== job 7429 ==
==> flow/design.v <==
`default_nettype none
module spm #(parameter size = 32)(
    input wire              clk, 
    input wire              rst,
    input wire              clr,
    input wire              y,
    input wire [size-1:0]   x,
    output wire             p
);
    wire[size-1:1] pp;
    wire[size-1:0] xy;
    genvar i;
    CSADD csa0 (.clk(clk), .rst(rst), .clr(clr), .x(x[0]&y), .y(pp[1]), .sum(p));
    generate 
        for(i=1; i<size-1; i=i+1) begin
            CSADD csa (.clk(clk), .rst(rst), .clr(clr), .x(x[i]&y), .y(pp[i+1]), .sum(pp[i]));
        end 
    endgenerate
    TCMP tcmp (.clk(clk), .rst(rst), .clr(clr), .a(x[size-1]&y), .s(pp[size-1]));
endmodule
module CSADD(
    input wire  clk, 
    input wire  rst,
    input wire  clr,
    input wire  x, 
    input wire  y,
    output reg  sum
);
    reg sc;
    wire hsum1, hco1;
    assign hsum1 = y ^ sc;
    assign hco1 = y & sc;
    wire hsum2, hco2;
    assign hsum2 = x ^ hsum1;
    assign hco2 = x & hsum1;
    always @(posedge clk or posedge rst) begin
        if (rst) begin
            sum <= 1'b0;
            sc <= 1'b0;
        end
        else if (clr) begin
            sum <= 1'b0;
            sc <= 1'b0;
        end
        else begin
            sum <= hsum2;
            sc <= hco1 ^ hco2;
        end
    end
endmodule
module TCMP (
    input wire  clk, 
    input wire  rst,
    input wire  clr,
    input wire  a, 
    output reg  s
);
    reg z;
    always @(posedge clk or posedge rst) begin
        if (rst) begin
            s <= 1'b0;
            z <= 1'b0;
        end
        else if (clr) begin
            s <= 1'b0;
            z <= 1'b0;
        end
        else begin
            z <= a | z;
            s <= a ^ z;
        end
    end
endmodule
`default_nettype none
module mul32 (
    input wire          clk,
    input wire          rst,
    input wire          start,
    input wire  [31:0]  mc,
    input wire  [31:0]  mp,
    output reg  [63:0]  p,
    output wire         done
);
    wire        pw;
    reg [31:0]  Y;
    reg [7:0]   cnt, ncnt;
    reg [1:0]   state, nstate;
    localparam  IDLE=0, RUNNING=1, DONE=2;
    always @(posedge clk or posedge rst)
        if(rst)
            state  <= IDLE;
        else 
            state <= nstate;
    always @*
        case(state)
            IDLE    :   if(start) nstate = RUNNING; else nstate = IDLE;
            RUNNING :   if(cnt == 64) nstate = DONE; else nstate = RUNNING; 
            DONE    :   if(start) nstate = RUNNING; else nstate = DONE;
            default :   nstate = IDLE;
        endcase
    always @(posedge clk)
        cnt <= ncnt;
    always @*
        case(state)
            IDLE    :   ncnt = 0;
            RUNNING :   ncnt = cnt + 1;
            DONE    :   ncnt = 0;
            default :   ncnt = 0;
        endcase
    always @(posedge clk or posedge rst)
        if(rst)
            Y <= 32'b0;
        else if((start == 1'b1)) 
            Y <= mp;
        else if(state==RUNNING) 
            Y <= (Y >> 1);
    always @(posedge clk) 
        if(start)
            p <= 64'b0;
        else if(state==RUNNING)
            p <= {pw, p[63:1]};
    wire y = (state==RUNNING) ? Y[0] : 1'b0;
    spm #(.size(32)) spm32(
        .clk(clk),
        .rst(rst),
        .clr(start),
        .x(mc),
        .y(y),
        .p(pw)
    );
    assign done = (state == DONE);
endmodule
`default_nettype none
module user_proj_mul32 
(
    input wb_clk_i,
    input wb_rst_i,
    input wbs_stb_i,
    input wbs_cyc_i,
    input wbs_we_i,
    input [3:0] wbs_sel_i,
    input [31:0] wbs_dat_i,
    input [31:0] wbs_adr_i,
    output reg wbs_ack_o,
    output reg [31:0] wbs_dat_o,
    output [2:0] irq
);
    reg start;
    wire done;
    wire sys_clk;
    localparam MC_OFF = 8'h00, MP_OFF = 8'h04, P0_OFF = 8'h08, P1_OFF = 8'h0C;
    reg  [31:0]         MP, MC;
    wire [63:0]         P;
    wire                valid           = wbs_stb_i & wbs_cyc_i;
    wire                we              = wbs_we_i && valid;
    wire                re              = ~wbs_we_i && valid;
    wire [3:0]          byte_wr_en      = wbs_sel_i & {4{we}}; 
    wire                we_mp_reg       = we & (wbs_adr_i[7:0] == MP_OFF);
    wire                we_mc_reg       = we & (wbs_adr_i[7:0] == MC_OFF);
    wire                re_mp_reg       = re & (wbs_adr_i[7:0] == MP_OFF);
    wire                re_mc_reg       = re & (wbs_adr_i[7:0] == MC_OFF);
    wire                re_p0_reg       = re & (wbs_adr_i[7:0] == P0_OFF);
    wire                re_p1_reg       = re & (wbs_adr_i[7:0] == P1_OFF);
    assign sys_clk = wb_clk_i;
    always @(posedge sys_clk or posedge wb_rst_i) begin  
        if(wb_rst_i)
            MC <= 32'h0;
        else if(we_mc_reg)  
            MC <= wbs_dat_i;
    end
    always @(posedge sys_clk or posedge wb_rst_i) begin  
        if(wb_rst_i)
            MP <= 32'h0;
        else if(we_mp_reg) 
            MP <= wbs_dat_i;
    end 
    always @(posedge sys_clk or posedge wb_rst_i) begin  
        if(wb_rst_i)
            wbs_ack_o <= 0;
        else
        begin
            if ((we_mc_reg || we_mp_reg || (re_p0_reg && done) || (re_p1_reg && done)))
            begin
                wbs_ack_o <=1;
            end
            else 
                wbs_ack_o <=0; 
        end
    end
    always@(posedge sys_clk or posedge wb_rst_i) begin
        if(wb_rst_i)
            wbs_dat_o <= 32'hDEADBEEF;
        else
        begin
            if (re_p0_reg)
                wbs_dat_o <= P[31:0];
            else if (re_p1_reg)
                 wbs_dat_o <= P[63:32];
            else if (re_mp_reg)
                 wbs_dat_o <= MP;
            else if (re_mc_reg)
                 wbs_dat_o <= MC;
            else
               wbs_dat_o <= 32'hDEADBEEF; 
        end
    end
    always @(posedge sys_clk) 
        start <= (we_mp_reg && wbs_ack_o) ? 1'b1 : 1'b0;
    assign irq = 3'b000;	 
    mul32 mul (
        .clk(wb_clk_i),
        .rst(wb_rst_i),
        .start(start),
        .mc(MC),
        .mp(MP),
        .p(P),
        .done(done)
    );
endmodule
Settings: LEC_CHECK=0, CAP_MARGIN=20, CELL_PAD_IN_SITES_GLOBAL_PLACEMENT=1, CORE_ASPECT_RATIO=1.09, CORE_MARGIN=2, CORE_UTILIZATION=58, CTS_CLUSTER_DIAMETER=35, SETUP_SLACK_MARGIN=0.46, SLEW_MARGIN=20; clock period 3.91 ns.
run.sh (not shown) runs the stock make flow with config.mk's settings and CLKGATE_MAP_FILE=.
The following lists how job 3573 was set up differently from job 7429:
- clearing CORE_ASPECT_RATIO, which used to be 1.09
- clearing CELL_PAD_IN_SITES_GLOBAL_PLACEMENT, which used to be 1
- clearing CTS_CLUSTER_DIAMETER, which used to be 35
- swapping 58 for 14 in CORE_UTILIZATION
- clearing SETUP_SLACK_MARGIN, which used to be 0.46
- swapping 3.91 for 14.2 in the clock period (ns, I/O delays scaled along)
## What came out
- Job 7429 → job 3573: wire length has increased; setup slack of the critical path after layout went up; chip area from the yosys synthesis statistics stayed essentially flat; post-cts gate resize count ~0 delta.
- Sequential cell area share for job 3573 is lower than for job 7429.
- Between job 7429 and job 3573, the data arrival at the endpoint of the critical path is higher for job 3573.
- Changes observed in job 3573 relative to job 7429: share of the cycle needed by the critical path after routing decreased by 42 points relative to the old numbers; largest vdd supply drop decreased by about 90% relative to the old numbers; setup slack of the worst register-to-register path increased by 9.47 ns relative to the old numbers; combined flip-flop and latch cell area closely matched the old numbers.
Relative to job 3573, the following input files were edited for job 7794:
- CORE_UTILIZATION now 70, was 14
- ABC_AREA now 1, previously not set
- CTS_CLUSTER_DIAMETER now 59, previously not set
- CTS_CLUSTER_SIZE now 15, previously not set
- the clock period (ns, I/O delays scaled along) now 6.23, was 14.2
- The starting density of the core in job 7794 was higher than what job 3573 gave.
- Going from job 3573 to job 7794, net switching power figure went up; register area held.
Inputs modified between job 7794 and job 5054:
- CORE_UTILIZATION now 40, was 70
- CTS_CLUSTER_SIZE no longer set, was 15
- CTS_CLUSTER_DIAMETER no longer set, was 59
- ABC_AREA no longer set, was 1
- the clock period (ns, I/O delays scaled along) now 4.5, was 6.23
==> results <==
Note that the cell row count recorded for job 5054 amounts to 1.3 times the value seen in job 7794.
Summary — chip area, job 5054 relative to job 7794: higher, by 68%.
In the flow results for job 7794 and job 5054, the placement-stage cell area is larger on job 5054.
Logic area up about 11% in job 5054 wrt job 7794
On job 5054: critical path depth is 2 lower than what job 7794 gave.
Relative to job 7794, portion of the clock cycle consumed by the worst path in the final layout increased by 1.3 points in job 5054.
Relative to job 7794, job 5054 degrades power consumed by the clock network.
Sort job 7794 and job 5054 by fraction of power consumed by the clock network, descending, and job 5054 comes first.
Across both runs, clock buffer count from CTS was higher for job 5054 than for job 7794.
In the flow results for job 7794 and job 5054, the multi-input gate count is larger on job 7794.
For job 7114, these inputs were changed with respect to job 5054:
- PLACE_DENSITY now 0.41, previously not set
- SETUP_SLACK_MARGIN now 0.47, previously not set
- CORE_UTILIZATION now 72, was 40
- ABC_AREA now 1, previously not set
- the clock period (ns, I/O delays scaled along) now 2.5, was 4.5
==> comparison <==
- Compared with job 5054, in job 7114 maximum fanout along the worst path fell 18, routability congestion estimate from global placement rose 15%, number of standard cells in the layout, taps in and fillers out rose about 24%, post-layout utilization of the core rose 37 points.
- For job 5054, the launch point of the worst path was wbs_adr_i[1], unlike job 7114, where it was wbs_ack_o$_DFF_PP0_.
- Between job 7114 and job 5054, measured slew at the worst slew-check pin is higher for job 5054, job 7114 comes in under that.
- Effective utilization at floorplan on job 7114 is up relative to job 5054.
- Placement-stage cell area delta for job 7114 relative to job 5054: about 1.7% higher
- Job 7114 vs job 5054: post-route fraction of the period consumed by the critical path up in job 7114
- Per the final summary, job 7114 finished and its layout is clean on timing, DRC and antenna.
- Sort job 7114 and job 5054 by total number of vias desc -> top: job 7114
Setup changes, job 7114 to job 1066
- putting CTS_CLUSTER_SIZE at 15 where nothing was set
- putting PLACE_DENSITY_LB_ADDON at 0.01 where nothing was set
- clearing PLACE_DENSITY, which used to be 0.41
- clearing ABC_AREA, which used to be 1
- putting CELL_PAD_IN_SITES_GLOBAL_PLACEMENT at 0 where nothing was set
- putting CTS_CLUSTER_DIAMETER at 386 where nothing was set
- swapping 0.47 for 0.72 in SETUP_SLACK_MARGIN
[summary]
Job 1066: all stages complete, timing, DRC and antenna checks passed
Run comparison: job 7114 start-to-end type of the worst setup path reg -> out; job 1066 start-to-end type of the worst setup path in -> reg
For power, dividing the value from job 1066 by the value from job 7114 gives 0.898.
Synthesized area per cell went up by more than half going from job 7114 to job 1066.
The lower maximum frequency of job 7114 and job 1066 is in job 1066.
Post-placement cell area essentially unchanged between job 7114 and job 1066.
Job 1066 ends up with a transition time at the pin with the least slew margin that is 0.21 ns lower than in job 7114.
From job 7114 to job 1066, standard-cell row count did not move at all.
Job 1066 vs job 7114, end point of the critical path: MP[29]$_DFFE_PP0P_ vs wbs_ack_o
Between job 1066 and job 7114, it is job 1066 whose clock buffer count from CTS is lower, by 6.
Going from job 7114 to job 1066, the maximum single-stage delay on the critical path was found to have gone up by 0.02 ns.
Comparing xor-xnor portion of the synthesized cell area for job 7114 and job 1066, the smaller number came from job 7114.
Compared with job 7114, job 1066 shows clock power that has gone down by more than 10%.
Power is estimated from default activity; no workload was simulated.
